==> inputs of run a <==
==> flow/design.v (excerpt) <==
module solution (
    input clk,
    input rst,
    input row_valid,
    input [281:0] row_data,
    output reg [63:0] splitters_hit,
    output reg done
);
clock: 149.0 ns
lec_check: 0
abc_area: 1
cap_margin: 20
core_margin: 2
core_utilization: 37
max_routing_layer: met4
slew_margin: 20
run.sh (not shown) runs the stock make flow with config.mk's settings and CLKGATE_MAP_FILE=.
==> run b: changes against run a <==
--- a/flow/config.mk
+++ b/flow/config.mk
@@ -8,6 +8,7 @@
 export ABC_AREA = 1
 export CAP_MARGIN = 20
 export CORE_MARGIN = 2
-export CORE_UTILIZATION = 37
-export MAX_ROUTING_LAYER = met4
+export CORE_UTILIZATION = 68
+export PLACE_DENSITY = 0.65
 export SLEW_MARGIN = 20
+export TNS_END_PERCENT = 5
==> flow/constraint.sdc (replaced) <==
create_clock -name core_clock -period 83.1 [get_ports {clk}]
set_input_delay 16.6200 -clock core_clock [delete_from_list [all_inputs] [get_ports {clk}]]
set_output_delay 16.6200 -clock core_clock [all_outputs]
set_load 0.01 [all_outputs]
==> run c: changes against run a <==
==> flow/config.mk (replaced) <==
export PLATFORM = sky130hd
export DESIGN_NAME = solution
export DESIGN_NICKNAME = solution
export VERILOG_FILES = /design/flow/design.v
export SDC_FILE = /design/flow/constraint.sdc
export NUM_CORES = 4
export LEC_CHECK = 0
export CAP_MARGIN = 0
export CORE_MARGIN = 2
export CORE_UTILIZATION = 72
export MAX_ROUTING_LAYER = met4
export SLEW_MARGIN = 20
==> flow/constraint.sdc (replaced) <==
create_clock -name core_clock -period 49.8 [get_ports {clk}]
set_input_delay 9.9600 -clock core_clock [delete_from_list [all_inputs] [get_ports {clk}]]
set_output_delay 9.9600 -clock core_clock [all_outputs]
set_load 0.01 [all_outputs]
==> run d: changes against run a <==
--- a/flow/config.mk
+++ b/flow/config.mk
@@ -8,6 +8,8 @@
 export ABC_AREA = 1
 export CAP_MARGIN = 20
 export CORE_MARGIN = 2
-export CORE_UTILIZATION = 37
-export MAX_ROUTING_LAYER = met4
+export CORE_UTILIZATION = 58
+export CTS_CLUSTER_DIAMETER = 247
+export SETUP_SLACK_MARGIN = 2.1
 export SLEW_MARGIN = 20
+export TNS_END_PERCENT = 5
==> flow/constraint.sdc (replaced) <==
create_clock -name core_clock -period 53.8 [get_ports {clk}]
set_input_delay 10.7600 -clock core_clock [delete_from_list [all_inputs] [get_ports {clk}]]
set_output_delay 10.7600 -clock core_clock [all_outputs]
set_load 0.01 [all_outputs]
==> impl_metrics.csv <==
group,metric,value,unit
timing,layout_setup_ws,-9300,ps
clock_tree,cts-resized-gates,67,
timing,max_slew_margin,0.314,
hold_path,hold_start,"active_mask[91]$_SDFFE_PP0P_",
timing,finalSetupViolations,63,
hold_path,hp-class,"flip-flop to flip-flop",
run_status,check.faults,"setup timing",
run_status,status,"failed layout checks",
(the above is from run b)
==> impl_metrics.csv <==
group,metric,value,unit
run_status,status,"no timing/DRC/antenna violations",
clock_tree,cts-resized-gates,0,
timing,finalSetupViolations,0,
hold_path,hp-class,"flip-flop to flip-flop",
timing,layout_setup_ws,25880,ps
(the above is from run a)
==> impl_metrics.csv <==
group,metric,value,unit
run_status,status,"failed layout checks",
run_status,check.faults,"setup timing",
clock_tree,cts-resized-gates,63,
timing,layout_setup_ws,-30890,ps
timing,finalSetupViolations,63,
clock_tree,clkSinkCount,238,
timing,max_slew_margin,0.307,
detailed_routing,drt-total-wl,164000,um
(the above is from run d)
==> impl_metrics.csv <==
group,metric,value,unit
die,die_w,288,um
run_status,status,"did not finish",
run_status,failed_stage,"detailed placement",
place,port_buffers,349,
die,die_y,288,um
run_status,stop_error,"[ERROR DPL-0038] Utilization greater than 100%, impossible to legalize",
die,initial_core_util,0.724,
(the above is from run c)

---

==> inputs of build 3 <==
Starting RTL as in the previous note.
clock: 100.0 ns
lec_check: 0
cap_margin: 20
core_margin: 2
core_utilization: 40
slew_margin: 20
==> trial 5 (differences from build 3) <==
- ABC_AREA: unset -> 1
- CORE_UTILIZATION: 40 -> 58
- CTS_CLUSTER_DIAMETER: unset -> 247
- TNS_END_PERCENT: unset -> 5
==> flow/constraint.sdc (replaced) <==
create_clock -name core_clock -period 66.9 [get_ports {clk}]
set_input_delay 13.3800 -clock core_clock [delete_from_list [all_inputs] [get_ports {clk}]]
set_output_delay 13.3800 -clock core_clock [all_outputs]
set_load 0.01 [all_outputs]
==> notes <==
Build 3 finished clean. Trial 5 finished but fails on setup timing.
Between trial 5 and build 3, the lower total power is in build 3 (gap 90%, measured against build 3).
Of build 3 and trial 5, trial 5 has the higher design area (gap about 10%, measured against trial 5).
Of build 3 and trial 5, trial 5 has the higher via count (gap about 17%, measured against trial 5).
Against trial 5, the final cell count of build 3 is lower by about 22%.
In build 3 the routed wire length is higher than in trial 5, by 6.1%.
Non-clock buffer count: trial 5 is higher than build 3 (790).
In trial 5 the global-route usage is higher than in build 3, by 6.6 points.
Of trial 5 and build 3, trial 5 has the higher utilization (gap 31 points).
Between build 3 and trial 5, the lower clock power is in build 3 (gap 37%, measured against trial 5).
Count of clock-buffer cells in the layout is the same in build 3 and trial 5.
Against trial 5, the register-to-register slack of build 3 is higher by 32000 ps.

---

==> job 1198: inputs <==
==> flow/design.v <==
`timescale 1ns/1ps
module solution (
    input clk,
    input rst,
    input row_valid,
    input [281:0] row_data,
    output reg [63:0] splitters_hit,
    output reg done
);
    localparam WIDTH = 141;
    localparam HEIGHT = 142;
    localparam ROW_BITS = 282;
    reg [31:0] y;
    reg [WIDTH-1:0] active_mask;
    reg [ROW_BITS-1:0] current_row_data;
    wire [WIDTH-1:0] next_active;
    wire [15:0]      row_hit_count;  
    genvar i;
    wire [WIDTH-1:0] effective_active;
    wire [WIDTH-1:0] is_split;
    wire [WIDTH-1:0] beam_throwing_left;  
    wire [WIDTH-1:0] beam_throwing_right;  
    wire [WIDTH-1:0] beam_passing_down;    
    generate
        for (i=0; i<WIDTH; i=i+1) begin : cells
            wire [1:0] code = current_row_data[2*i+1 : 2*i];
            assign is_split[i] = (code == 2'd1);
            wire is_source = (code == 2'd2);
            assign effective_active[i] = active_mask[i] | is_source;
            assign beam_throwing_left[i]  = effective_active[i] & is_split[i];
            assign beam_throwing_right[i] = effective_active[i] & is_split[i];
            assign beam_passing_down[i]   = effective_active[i] & (~is_split[i]);
        end
    endgenerate
    generate
        for (i=0; i<WIDTH; i=i+1) begin : routing
            wire from_left;
            wire from_right;
            wire from_up;
            if (i == 0) assign from_left = 0;
            else assign from_left = beam_throwing_right[i-1];  
            if (i == WIDTH-1) assign from_right = 0;
            else assign from_right = beam_throwing_left[i+1];  
            assign from_up = beam_passing_down[i];
            assign next_active[i] = from_left | from_right | from_up;
        end
    endgenerate
    reg [15:0] pop_count;
    integer k;
    always @(*) begin
        pop_count = 0;
        for (k=0; k<WIDTH; k=k+1) begin
            if (effective_active[k] && is_split[k]) begin
                pop_count = pop_count + 1;
            end
        end
    end
    always @(posedge clk) begin
        if (rst) begin
            y <= 0;
            active_mask <= 0;
            splitters_hit <= 0;
            done <= 0;
        end else begin
            if (!done && row_valid) begin
                splitters_hit <= splitters_hit + pop_count;
                active_mask <= next_active;
                if (y == HEIGHT - 1) begin
                    done <= 1;
                end else begin
                    y <= y + 1;
                end
            end
        end
    end
    always @(*) begin
        current_row_data = row_data;
    end
endmodule
==> flow/run.sh <==
#!/bin/bash
# the make line also repeats each setting of config.mk as NAME=value (left out here)
make -C /OpenROAD-flow-scripts/flow DESIGN_CONFIG=/design/flow/config.mk WORK_HOME=/design/flow/orfs CLKGATE_MAP_FILE= finish
==> flow/config.mk <==
export PLATFORM = sky130hd
export DESIGN_NAME = solution
export DESIGN_NICKNAME = solution
export VERILOG_FILES = /design/flow/design.v
export SDC_FILE = /design/flow/constraint.sdc
export NUM_CORES = 4
export LEC_CHECK = 0
export ABC_AREA = 1
export CAP_MARGIN = 20
export CORE_ASPECT_RATIO = 1.1
export CORE_MARGIN = 2
export CORE_UTILIZATION = 71
export CTS_CLUSTER_DIAMETER = 78
export CTS_CLUSTER_SIZE = 74
export HOLD_SLACK_MARGIN = 0.22
export MIN_ROUTING_LAYER = met2
export PLACE_DENSITY = 0.8
export SLEW_MARGIN = 20
export TNS_END_PERCENT = 70
==> flow/constraint.sdc <==
create_clock -name core_clock -period 95.0 [get_ports {clk}]
set_input_delay 19.0000 -clock core_clock [delete_from_list [all_inputs] [get_ports {clk}]]
set_output_delay 19.0000 -clock core_clock [all_outputs]
set_load 0.01 [all_outputs]
==> job 3412 (differences from job 1198) <==
==> flow/config.mk (replaced) <==
export PLATFORM = sky130hd
export DESIGN_NAME = solution
export DESIGN_NICKNAME = solution
export VERILOG_FILES = /design/flow/design.v
export SDC_FILE = /design/flow/constraint.sdc
export NUM_CORES = 4
export LEC_CHECK = 0
export CAP_MARGIN = 20
export CORE_MARGIN = 2
export CORE_UTILIZATION = 17
export SLEW_MARGIN = 20
==> flow/constraint.sdc (replaced) <==
create_clock -name core_clock -period 96.9 [get_ports {clk}]
set_input_delay 19.3800 -clock core_clock [delete_from_list [all_inputs] [get_ports {clk}]]
set_output_delay 19.3800 -clock core_clock [all_outputs]
set_load 0.01 [all_outputs]
==> job 1608 (differences from job 1198) <==
==> flow/config.mk (replaced) <==
export PLATFORM = sky130hd
export DESIGN_NAME = solution
export DESIGN_NICKNAME = solution
export VERILOG_FILES = /design/flow/design.v
export SDC_FILE = /design/flow/constraint.sdc
export NUM_CORES = 4
export LEC_CHECK = 0
export CAP_MARGIN = 35
export CORE_MARGIN = 2
export CORE_UTILIZATION = 72
export MAX_ROUTING_LAYER = met4
export SLEW_MARGIN = 20
==> flow/constraint.sdc (replaced) <==
create_clock -name core_clock -period 49.8 [get_ports {clk}]
set_input_delay 9.9600 -clock core_clock [delete_from_list [all_inputs] [get_ports {clk}]]
set_output_delay 9.9600 -clock core_clock [all_outputs]
set_load 0.01 [all_outputs]
==> job 5903 (differences from job 1198) <==
==> flow/config.mk (replaced) <==
export PLATFORM = sky130hd
export DESIGN_NAME = solution
export DESIGN_NICKNAME = solution
export VERILOG_FILES = /design/flow/design.v
export SDC_FILE = /design/flow/constraint.sdc
export NUM_CORES = 4
export LEC_CHECK = 0
export ABC_AREA = 1
export CAP_MARGIN = 20
export CORE_MARGIN = 2
export CORE_UTILIZATION = 70
export PLACE_DENSITY = 0.66
export SETUP_SLACK_MARGIN = 3.12
export SLEW_MARGIN = 20
export TNS_END_PERCENT = 5
==> flow/constraint.sdc (replaced) <==
create_clock -name core_clock -period 85.8 [get_ports {clk}]
set_input_delay 17.1600 -clock core_clock [delete_from_list [all_inputs] [get_ports {clk}]]
set_output_delay 17.1600 -clock core_clock [all_outputs]
set_load 0.01 [all_outputs]
==> comparison <==
In job 5903 the hold slack is higher than in job 3412, by 0.0087 ns.
Against job 3412, the core utilization of job 5903 is higher by 65 points.
Job 1198 did not get past global routing. Job 3412 ran to the end with no violations. Job 1608 failed in detailed placement. Job 5903 completed and failed the layout checks on negative setup slack.
Critical path depth: job 5903 is higher than job 3412 (66).
In job 5903 the register-to-register slack is worse than in job 3412, by 14 ns.
==> figures <==
TritonCTS Buffers: job 3412 37; job 5903 35; job 1198 26; job 1608 -
Result of the run: job 3412 no timing/DRC/antenna violations; job 5903 failed layout checks; job 1198 did not finish; job 1608 did not finish
Last stage reached: job 3412 -; job 5903 -; job 1198 global routing; job 1608 detailed placement
Layout check failures: job 3412 -; job 5903 negative setup slack; job 1198 -; job 1608 -
Number of nets with antenna violations after detailed routing: job 3412 0; job 5903 0; job 1198 -; job 1608 -
Number of inverters outside the clock class in the layout: job 3412 299; job 5903 2170; job 1198 -; job 1608 -
Fill cell total of the finished layout: job 3412 37910; job 5903 4932; job 1198 -; job 1608 -
Routed wire length: job 3412 192300 µm; job 5903 190500 µm; job 1198 -; job 1608 -
Critical path's largest stage delay: job 3412 0.55 ns; job 5903 0.38 ns; job 1198 -; job 1608 -
Die boundary height: job 3412 588.3 µm; job 5903 288.8 µm; job 1198 300.5 µm; job 1608 287.9 µm
Crit path setup slack, layout: job 3412 3.442 ns; job 5903 -8.519 ns; job 1198 -; job 1608 -
Syn Nets: job 3412 8415; job 5903 11120; job 1198 11120; job 1608 8415

---

==> wip/tundra: inputs <==
Starts from the design.v that is shown in full above.
export LEC_CHECK = 0
export CAP_MARGIN = 20
export CORE_MARGIN = 2
export CORE_UTILIZATION = 40
export SLEW_MARGIN = 20
create_clock -name core_clock -period 96.9 [get_ports {clk}]
==> inputs of wip/sierra, as changes to wip/tundra <==
--- a/flow/config.mk
+++ b/flow/config.mk
@@ -6,6 +6,8 @@
 export NUM_CORES = 4
 export LEC_CHECK = 0
+export ABC_AREA = 1
 export CAP_MARGIN = 20
 export CORE_MARGIN = 2
-export CORE_UTILIZATION = 40
+export CORE_UTILIZATION = 58
 export SLEW_MARGIN = 20
+export TNS_END_PERCENT = 5
==> flow/constraint.sdc (replaced) <==
create_clock -name core_clock -period 53.8 [get_ports {clk}]
set_input_delay 10.7600 -clock core_clock [delete_from_list [all_inputs] [get_ports {clk}]]
set_output_delay 10.7600 -clock core_clock [all_outputs]
set_load 0.01 [all_outputs]
==> inputs of wip/indigo, as changes to wip/tundra <==
--- a/flow/config.mk
+++ b/flow/config.mk
@@ -6,6 +6,9 @@
 export NUM_CORES = 4
 export LEC_CHECK = 0
+export ABC_AREA = 0
 export CAP_MARGIN = 20
 export CORE_MARGIN = 2
-export CORE_UTILIZATION = 40
+export CORE_UTILIZATION = 58
+export SETUP_SLACK_MARGIN = 5.0
 export SLEW_MARGIN = 20
+export TNS_END_PERCENT = 5
==> flow/constraint.sdc (replaced) <==
create_clock -name core_clock -period 53.8 [get_ports {clk}]
set_input_delay 10.7600 -clock core_clock [delete_from_list [all_inputs] [get_ports {clk}]]
set_output_delay 10.7600 -clock core_clock [all_outputs]
set_load 0.01 [all_outputs]
==> notes <==
wip/sierra produced a layout that fails on negative setup slack. wip/indigo finished with negative setup slack left. wip/tundra ran to the end with no violations.
The highest sequential share of layout area belongs to wip/tundra, the lowest to wip/indigo.
Routed wire length: wip/sierra < wip/tundra < wip/indigo.
The highest sequential power belongs to wip/sierra, the lowest to wip/tundra.
The highest critical path depth belongs to wip/sierra, the lowest to wip/tundra.
Against wip/sierra, the die size of wip/tundra is higher by 48%.
Setup slack: wip/indigo < wip/sierra < wip/tundra.
Design area, highest first: wip/indigo, wip/sierra, wip/tundra.
Sequential cell count is the same in wip/indigo and wip/sierra.
The highest via count belongs to wip/indigo, the lowest to wip/tundra.

---

==> inputs of zinc <==
// solution: RTL as listed in full above, without the edits since
export LEC_CHECK = 0
export ABC_AREA = 0
export CAP_MARGIN = 20
export CORE_ASPECT_RATIO = 0.52
export CORE_MARGIN = 2
export CORE_UTILIZATION = 61
export CTS_CLUSTER_DIAMETER = 233
export CTS_CLUSTER_SIZE = 37
export PLACE_DENSITY_LB_ADDON = 0.13
export SETUP_SLACK_MARGIN = 5.0
export SLEW_MARGIN = 20
export TNS_END_PERCENT = 5
create_clock -name core_clock -period 54.4 [get_ports {clk}]
==> raven (differences from zinc) <==
CORE_ASPECT_RATIO = unset   (was 0.52)
CORE_UTILIZATION = 58   (was 61)
CTS_CLUSTER_SIZE = unset   (was 37)
PLACE_DENSITY_LB_ADDON = unset   (was 0.13)
==> flow/constraint.sdc (replaced) <==
create_clock -name core_clock -period 53.8 [get_ports {clk}]
set_input_delay 10.7600 -clock core_clock [delete_from_list [all_inputs] [get_ports {clk}]]
set_output_delay 10.7600 -clock core_clock [all_outputs]
set_load 0.01 [all_outputs]
==> results <==
|  | zinc | raven |
|---|---|---|
| Final GP Congestion | 1.00 | 0.938 |
| Placed cell count | 11700 | 11800 |
| Core Region | 0.0942 sq mm | 0.0997 sq mm |
| Inserted Clock Buffers | 10 | 35 |
| Minimum setup slack after placement | -33.59 ns | -33.08 ns |
| Placed wire-length estimate | 177000 um | 156000 um |
| Horizontal extent of the die | 432 um | 320 um |
| Overall die height | 226 um | 320 um |
| Yosys cell types | 151 | 151 |
| Fa+ha+maj area frac | 3.67% | 3.67% |
| Number of cells in the yosys synthesis report | 7969 | 7969 |
| Per-instance average area after synthesis | 7.28 sq um | 7.28 sq um |
| Clock sink count | 238 | 238 |
| Worst-case clock buffer depth | 3 | 3 |
| Share of the synthesized area in the top cell type | 13.5% | 13.5% |
| Number of flip-flops and latches in the synthesized netlist | 238 | 238 |
| Library cell with the highest instance count after synthesis | sky130_fd_sc_hd__nor2_1 | sky130_fd_sc_hd__nor2_1 |
| Initial core utilization | 61.6% | 58.2% |
| Number of gates given a new drive strength after cts | 132 | 98 |
| Standard-cell rows | 81 | 116 |
| H-tree depth | 1 | 2 |
| Placed inst area | 0.0810 sq mm | 0.0811 sq mm |
| Number of post-CTS setup repair buffers | 103 | 99 |
| Die Size | 0.0978 sq mm | 0.103 sq mm |
| Result of the run | did not finish | finished with violations |
| Stage where the flow stopped | 5_1_grt | - |
| Layout check failures | - | negative setup slack |
Power figures rest on the tool's default switching activity, not on a simulated workload.
